==> try-quartz: inputs <==
==> flow/design.v (excerpt) <==
module cpu_core (
    input  wire        clk,
    input  wire        rst_n,
    output reg         bus_valid,
    output reg         bus_write,
    output reg  [18:0] bus_addr,
    output reg  [18:0] bus_wdata,
    input  wire [18:0] bus_rdata
);
    wire [18:0] if_pc;
    wire [18:0] if_instr;
    wire [4:0]  opcode;
    wire [2:0]  rd, rs1, rs2;
    wire [14:0] imm;
    wire [18:0] rs1_data, rs2_data;
    wire [18:0] alu_result;
    wire        zero_flag;
    wire        div_by_zero;
    wire [18:0] wb_data;
    wire        reg_write;
    wire is_load  = (opcode == 5'b01000);
    wire is_store = (opcode == 5'b01001);
    wire mem_access = is_load | is_store;
    if_stage ifs (
        .clk(clk),
        .rst_n(rst_n),
        .stall(mem_access),           
        .branch_taken(1'b0),
        .branch_target(19'd0),
        .ibus_valid(),                
        .ibus_addr(),                 
        .ibus_rdata(bus_rdata),
        .pc(if_pc),
        .instruction(if_instr)
    );
    id_stage id (
        .instruction(if_instr),
        .opcode(opcode),
        .rd(rd),
        .rs1(rs1),
        .rs2(rs2),
        .immediate(imm),
        .prediction()
    );
    regfile rf (
        .clk(clk),
        .rd_addr(rd),
        .rs1_addr(rs1),
        .rs2_addr(rs2),
        .wb_data(wb_data),
        .reg_write(reg_write),
        .rs1_data(rs1_data),
        .rs2_data(rs2_data)
    );
    alu alu_u (
        .opcode(opcode),
        .operand_a(rs1_data),
        .operand_b(rs2_data),
        .result(alu_result),
        .zero_flag(zero_flag),
        .div_by_zero(div_by_zero)
    );
always @(*) begin
    bus_valid = mem_access;
    bus_write = is_store;
    bus_addr  = alu_result;
    bus_wdata = rs2_data;
end
    assign wb_data =
        (is_load)  ? bus_rdata :
                     alu_result;
  ...
Settings: LEC_CHECK=0, CAP_MARGIN=20, CORE_MARGIN=2, CORE_UTILIZATION=69, CTS_CLUSTER_DIAMETER=131, CTS_CLUSTER_SIZE=31, GPL_ROUTABILITY_DRIVEN=1, GPL_TIMING_DRIVEN=1, SETUP_SLACK_MARGIN=5.0, SLEW_MARGIN=5; clock period 43.2 ns.
run.sh (not shown) runs the stock make flow with config.mk's settings and CLKGATE_MAP_FILE=.
==> inputs of try-cedar, as changes to try-quartz <==
Settings changed: ABC_AREA set to 1, CORE_UTILIZATION 69 to 67, CTS_CLUSTER_DIAMETER 131 to unset, CTS_CLUSTER_SIZE 31 to unset, GPL_ROUTABILITY_DRIVEN 1 to unset, GPL_TIMING_DRIVEN 1 to unset, PLACE_DENSITY set to 0.37, SETUP_SLACK_MARGIN 5.0 to unset, SLEW_MARGIN 5 to 20.
==> flow/constraint.sdc (replaced) <==
create_clock -name core_clock -period 54.9 [get_ports {clk}]
set_input_delay 10.9800 -clock core_clock [delete_from_list [all_inputs] [get_ports {clk}]]
set_output_delay 10.9800 -clock core_clock [all_outputs]
set_load 0.01 [all_outputs]
==> inputs of try-yarrow, as changes to try-quartz <==
Settings changed: CORE_UTILIZATION 69 to 58, CTS_CLUSTER_DIAMETER 131 to unset, CTS_CLUSTER_SIZE 31 to unset, GPL_ROUTABILITY_DRIVEN 1 to unset, GPL_TIMING_DRIVEN 1 to unset, SETUP_SLACK_MARGIN 5.0 to unset, SLEW_MARGIN 5 to 20.
==> flow/constraint.sdc (replaced) <==
create_clock -name core_clock -period 37.9 [get_ports {clk}]
set_input_delay 7.5800 -clock core_clock [delete_from_list [all_inputs] [get_ports {clk}]]
set_output_delay 7.5800 -clock core_clock [all_outputs]
set_load 0.01 [all_outputs]
==> comparison table <==
|  | try-yarrow | try-quartz | try-cedar |
|---|---|---|---|
| Status | failed layout checks | did not finish | complete, no violations |
| Last stage reached | - | global routing | - |
| Reasons for failing layout checks | max-slew violations, negative setup slack | - | - |
| Biggest consumer | combinational logic | - | combinational logic |
| MI comb cells | 2,486 | - | 2,756 |
| Summed area of non-filler cells in the final layout | 36,700 um^2 | - | 28,000 um^2 |
| Worst-skew pair later-pin latency | 460 ps | - | 450 ps |
| Sequential cell power | 225 uW | - | 158 uW |
| Final worst path period share | 107% | - | 92.9% |
| Clock buffers and inverters, area share | 1.57% | - | 1.93% |
| Mapped cell area | 26,100 um^2 | 26,100 um^2 | 25,900 um^2 |
| Clock tree from TritonCTS | yes | - | yes |
| Cell Area, Placed | 33,600 um^2 | 28,800 um^2 | 26,900 um^2 |
| Synth cell types | 99 | 99 | 65 |
| Vias per inst | 7.04 | - | 6.07 |
| Area grow syn2layout | 40.6% | - | 7.99% |
| Combinational fraction of design power | 86.8% | - | 76.5% |
| Routed length on met2 | 52,600 um | - | 38,400 um |
| Yosys top cell by instances | sky130_fd_sc_hd__ha_1 | sky130_fd_sc_hd__ha_1 | sky130_fd_sc_hd__nand2_1 |
| Largest type area fraction | 16.5% | 16.5% | 17.6% |
| Die area | 46,700 um^2 | 39,400 um^2 | 40,300 um^2 |
| Required time at the endpoint of the critical path | 30,320 ps | - | 43,920 ps |
| Core box area | 44,300 um^2 | 37,500 um^2 | 38,500 um^2 |
Power is estimated from default activity; no workload was simulated.
